Setup of garnet:
## cordic_native
module cordic_native(
    I_rst_n,                 
    I_clk,                   
    I_init_phase,            
    I_change_phase,           
    I_inc_phase,             
    O_cos,                   
    O_sin                    
    );
Size in the first run: roughly 550 flip-flops, roughly 59 I/O pins, about 36,000 µm² of cells after synthesis.
clock: 5.0 ns
lec_check: 0
cap_margin: 20
cell_pad_in_sites_detail_placement: 2
core_aspect_ratio: 0.91
core_margin: 3
core_utilization: 40
max_routing_layer: met4
place_density_lb_addon: 0.26
slew_margin: 20
tns_end_percent: 50
run.sh (not shown) runs the stock make flow with config.mk's settings and CLKGATE_MAP_FILE=.
For juniper, these inputs were changed with respect to garnet:
Settings: removing CELL_PAD_IN_SITES_DETAIL_PLACEMENT (formerly 2); removing MAX_ROUTING_LAYER (formerly met4); changing CORE_MARGIN from 3 to 2; changing CORE_UTILIZATION from 40 to 66; removing PLACE_DENSITY_LB_ADDON (formerly 0.26); removing CORE_ASPECT_RATIO (formerly 0.91); setting ABC_AREA to 1 for the first time; removing TNS_END_PERCENT (formerly 50); changing the clock period (ns, I/O delays scaled along) from 5.0 to 3.36.
==> comparison <==
- For juniper and garnet, there was not a single run that failed to finish clean.
- Between juniper and garnet, worst hold slack is lower for juniper, garnet comes in above that.
- [compare] base=garnet new=juniper: number of cells produced by synthesis up 956; tally of clock buffers in the finished layout down about 23%; post-synthesis compound-gate area fraction up 5.5 points.
- Summary of the comparison: final instance area is higher in juniper, relative to garnet.
[inputs] xenon vs juniper
Settings: an added PLACE_DENSITY of 0.65; a change of CORE_UTILIZATION from 66 to 70; an added CTS_CLUSTER_SIZE of 36; a change of the clock period (ns, I/O delays scaled along) from 3.36 to 2.46.
[summary]
xenon terminated abnormally: 5_1_grt reported DPL-0038. xenon ends up with higher total placed cells including tap cells than juniper does. Number of buffers created by CTS (xenon vs. juniper) increases slightly. Re standard-cell row count: xenon is about 3.4% down on juniper. Re area fraction in full adders, half adders and majority gates: no difference whatsoever between juniper and xenon. Delta (xenon minus juniper): cell area after placement saw an increase, number of gates resized after CTS now larger, die area dropped about 5.6%, synthesized instance count has remained practically unchanged.
#### Input delta (violet over xenon)
Settings: clearing CTS_CLUSTER_SIZE, which used to be 36; clearing ABC_AREA, which used to be 1; clearing PLACE_DENSITY, which used to be 0.65; swapping 70 for 40 in CORE_UTILIZATION; swapping 2.46 for 5.0 in the clock period (ns, I/O delays scaled along).
==> results <==
- Summary of xenon and violet: one run falls short of a clean finish, namely xenon.
- Going from xenon to violet, chip area grew by more than half.
- Diff xenon -> violet: xor-xnor portion of the synthesized cell area rose by 7.8 points, synthesized cell count fell by 956, mean area per synthesized cell rose by about 18%.
- Between violet and xenon, the placer congestion estimate is higher for xenon.
- Compared with xenon, violet shows a area fraction in compound gates that is 5.5 points lower.
- Per the comparison of violet with xenon, die boundary width climbed about 30%, number of CTS-inserted buffers +12%, initial cell density of the core dropped 31 points, instance area after placement went down 14%.
The inputs of indigo differ from those of violet as listed below.
Settings: changing CORE_UTILIZATION from 40 to 23; changing the clock period (ns, I/O delays scaled along) from 5.0 to 4.1.
Findings:
Looking at count of clock buffers in the final design, indigo sits 21% below violet. Changes observed in indigo relative to violet: worst setup slack has decreased; area share of xor/xnor cells in the synthesized design roughly the same; synthesized netlist cell count essentially unchanged. Any difference in sink count of the clock tree between violet and indigo is small enough to ignore. Diff violet -> indigo | via density per instance | decrease of 0.74. indigo — cell area after layout 3.0% higher, violet as reference. The higher die span in x came out of indigo.

== run 1 ==
Starting RTL as in the previous note.
==> flow/config.mk <==
export PLATFORM = sky130hd
export DESIGN_NAME = cordic_native
export DESIGN_NICKNAME = cordic_native
export VERILOG_FILES = /design/flow/design.v
export SDC_FILE = /design/flow/constraint.sdc
export NUM_CORES = 4
export LEC_CHECK = 0
export CAP_MARGIN = 40
export CORE_MARGIN = 2
export CORE_UTILIZATION = 72
export CTS_CLUSTER_SIZE = 35
export PLACE_DENSITY = 0.65
export SETUP_SLACK_MARGIN = 0.62
export SLEW_MARGIN = 20
==> flow/constraint.sdc <==
create_clock -name core_clock -period 3.26 [get_ports {I_clk}]
set_input_delay 0.6520 -clock core_clock [delete_from_list [all_inputs] [get_ports {I_clk}]]
set_output_delay 0.6520 -clock core_clock [all_outputs]
set_load 0.01 [all_outputs]
Nothing crashed in run 1 and all stages finished; the problem is that the final layout failed, the offending checks being capacitance limit, slew limit, setup timing.
## Diff of input files: run 2 against run 1
Settings: a change of CAP_MARGIN from 40 to 20; a change of the clock period (ns, I/O delays scaled along) from 3.26 to 3.44.
Notes after the runs:
- Run 2 finished every step from synthesis to the final layout, and the layout passed the timing, design-rule and antenna checks.
- Run 2 vs run 1: final tally of max-slew violations down in run 2
- For summed instance area of the synthesized netlist, run 1 and run 2 come out practically identical.
- Run 2 gives less met3 routed wirelength than run 1 did.
- Delta (run 2 minus run 1): cell total after placement shrank by 0.70%; setup slack grew by 1300 ps; synthesis-to-finish area growth shrank by 3.9 points; design area shrank by about 3%.
> inputs changed (run 2 -> run 3)
Settings: an added ABC_AREA of 1; a change of CORE_UTILIZATION from 72 to 70; a deleted PLACE_DENSITY that had been 0.65; a deleted CTS_CLUSTER_SIZE that had been 35; a deleted SETUP_SLACK_MARGIN that had been 0.62; a change of the clock period (ns, I/O delays scaled along) from 3.44 to 2.84.
Findings:
STATUS run=run 3 STAGES=ALL_DONE FINAL_CHECKS=FAILED CAUSE=setup timing
Between run 2 and run 3, the number of pins exceeding their max-slew limit in the final report does not differ in any meaningful way.
For number of enable-type register cells in the synthesized netlist, run 2 and run 3 come out practically identical.
Die area (lower): run 2
Cmp run 3 and run 2 / aggregate routed wire length / lower: run 3
### run 3 -> run 4
Settings: PLACE_DENSITY_LB_ADDON now 0.18, previously not set; CORE_UTILIZATION now 72, was 70; ABC_AREA no longer set, was 1; the clock period (ns, I/O delays scaled along) now 3.45, was 2.84.
--- outcome ---
Run 4 ended with every stage complete and zero timing, DRC or antenna violations.
Looking only at fmax, and setting everything else aside, the lower value of run 3 and run 4 goes to run 4.
Diff run 3 -> run 4: number of standard cells in the layout, taps in and fillers out shows a reduction of 17%; post-placement cell count shows a reduction of 1050; tapcell count shows a reduction of about 2.3%; final cell area excluding filler cells shows a reduction of 6.8%.
Going from run 3 to run 4, met2 demand-to-capacity share in global routing saw a decrease; wire length after detailed routing saw a decrease.
Compared to run 3, run 4 shows a wider setup margin.
Yosys synthesis chip area, run 4 vs run 3: down by a few percent
Relative to run 3, the clock skew of run 4 is lower by 12 ps.

Starting RTL as in the previous note.
// cordic_native
module cordic_native(
    I_rst_n,                 
    I_clk,                   
    I_init_phase,            
    I_change_phase,           
    I_inc_phase,             
    O_cos,                   
    O_sin                    
    );
make LEC_CHECK=0 CAP_MARGIN=10 CELL_PAD_IN_SITES_DETAIL_PLACEMENT=2 CELL_PAD_IN_SITES_GLOBAL_PLACEMENT=2 CORE_ASPECT_RATIO=1.92 CORE_MARGIN=9 CORE_UTILIZATION=66 CTS_CLUSTER_DIAMETER=226 MAX_ROUTING_LAYER=met4 PLACE_DENSITY_LB_ADDON=0.2 SETUP_SLACK_MARGIN=1.37 SLEW_MARGIN=20 TNS_END_PERCENT=25 finish   # period 7.3 ns
The first run died in 3_1_place_gp_skip_io.
Rerun with:
- CAP_MARGIN: 10 -> 20
- CELL_PAD_IN_SITES_DETAIL_PLACEMENT: 2 -> default
- CELL_PAD_IN_SITES_GLOBAL_PLACEMENT: 2 -> default
- CORE_ASPECT_RATIO: 1.92 -> default
- CORE_MARGIN: 9 -> 2
- CORE_UTILIZATION: 66 -> 40
- CTS_CLUSTER_DIAMETER: 226 -> default
- MAX_ROUTING_LAYER: met4 -> default
- PLACE_DENSITY_LB_ADDON: 0.2 -> default
- SETUP_SLACK_MARGIN: 1.37 -> default
- TNS_END_PERCENT: 25 -> default
- clock period: 7.3 -> 4.1 ns (I/O delays scaled with it)
After rerunning: With this change the flow finished clean; die size came out higher by 45%; area after synthesis stays the same; synthesized cell count does not change.
Rerun with:
- ABC_AREA: default -> 1
- CORE_UTILIZATION: 40 -> 72
- PLACE_DENSITY_LB_ADDON: default -> 0.18
- SETUP_SLACK_MARGIN: default -> 0.68
- clock period: 4.1 -> 2.7 ns (I/O delays scaled with it)
This time the run never finished: it broke off in 5_1_grt on GRT-0232.
Die size went down by 42%.
Synthesized area went up by 3.8%.
Synthesized cell count went up by 23%.

v33:
cordic_native again, from the RTL that the note above started with.
Settings: LEC_CHECK=0, CAP_MARGIN=20, CORE_MARGIN=2, CORE_UTILIZATION=68, CTS_CLUSTER_DIAMETER=25, CTS_CLUSTER_SIZE=33, SETUP_SLACK_MARGIN=1.15, SLEW_MARGIN=20; clock period 4.33 ns.
Having completed the whole flow, v33 delivered a layout that passed the timing, design-rule and antenna checks.
Modified inputs, v8 compared to v33
Settings: a change of SETUP_SLACK_MARGIN from 1.15 to 0.87; a deleted CTS_CLUSTER_DIAMETER that had been 25; a deleted CTS_CLUSTER_SIZE that had been 33; a change of CORE_UTILIZATION from 68 to 61; a change of the clock period (ns, I/O delays scaled along) from 4.33 to 3.24.
Findings:
- In summary, v8 completed successfully, with a layout that passed the timing, design-rule and antenna checks.
- Compared with v33, in v8 number of cells in the finished layout apart from fillers increased by 511 relative to the old numbers, number of nets in the layout increased by about 10% relative to the old numbers.
Edits applied to the flow inputs when going from v8 to v3:
Settings: SETUP_SLACK_MARGIN: 0.87 -> unset; CORE_UTILIZATION: 61 -> 70; CTS_CLUSTER_DIAMETER: unset -> 340; PLACE_DENSITY: unset -> 0.65; ABC_AREA: unset -> 1; the clock period (ns, I/O delays scaled along): 3.24 -> 2.42.
==> results <==
Biggest combinational cell group after synthesis: adder cells -> v8, AND-OR/OR-AND gates -> v3. Lower xor/xnor cell area share of the yosys netlist was reported by v3, not v8. For cell count after placement, dividing the value from v8 by the value from v3 gives 0.77. Horizontal extent of the die shrinks by a few percent when moving from v8 to v3. v3 terminated abnormally: global routing (5_1_grt) reported GRT-0116. No stage failed in v8, and the final checks on the layout all came back clean. v3 vs v8 — starting utilization of the core area rose 9.6 points. Compared to v8, v3 has post-synthesis share of cell area spent on and, or, nand and nor gates 1.6 points higher. Post-cts repair resize count: v3 vs v8 up 105. Synthesized cell count was lower in v8 than in v3.
The following lists how v25 was set up differently from v3:
Settings: swapping 70 for 72 in CORE_UTILIZATION; clearing CTS_CLUSTER_DIAMETER, which used to be 340; putting SETUP_SLACK_MARGIN at 0.37 where nothing was set; clearing ABC_AREA, which used to be 1; swapping 2.42 for 3.24 in the clock period (ns, I/O delays scaled along).
### Flow results
v25 had finished all stages when the layout checks came back failing, citing negative setup slack.
Compared with v3, in v25 synthesized cell count now sits lower; synthesized area went down; compound-cell area share of the yosys netlist lower.
Of v25 and v3, it is v25 that has the higher synthesized-area fraction occupied by adder cells.
v3 fits on a die that is larger than the die of v25.
[compare] base=v3 new=v25: die span in x went down; fraction of the yosys area taken by sequential cells went up; cell area after placement went down.
Edits applied to the flow inputs when going from v25 to v27:
Settings: changing SETUP_SLACK_MARGIN from 0.37 to -0.1; setting CTS_CLUSTER_SIZE to 73 for the first time; setting ABC_AREA to 1 for the first time; changing the clock period (ns, I/O delays scaled along) from 3.24 to 2.46.
--- outcome ---
v27 vs. v25: chip height +4.2 µm; synthesized netlist net count +about 20%; count of standard-cell rows +1; mux contribution to synthesized area -1.7 points; XOR/XNOR share of the synthesized area -7.8 points.
Status(v27) = ERROR, stage = global routing (5_1_grt)
In the tables for v27 and v25, share of synthesized cell area in full adder, half adder and majority cells reads higher with v25.
The maximum buffer depth of the clock tree was comparable across v27 and v25.
v27 vs v25 — count of mapped cells out of synthesis climbed by more than 10%
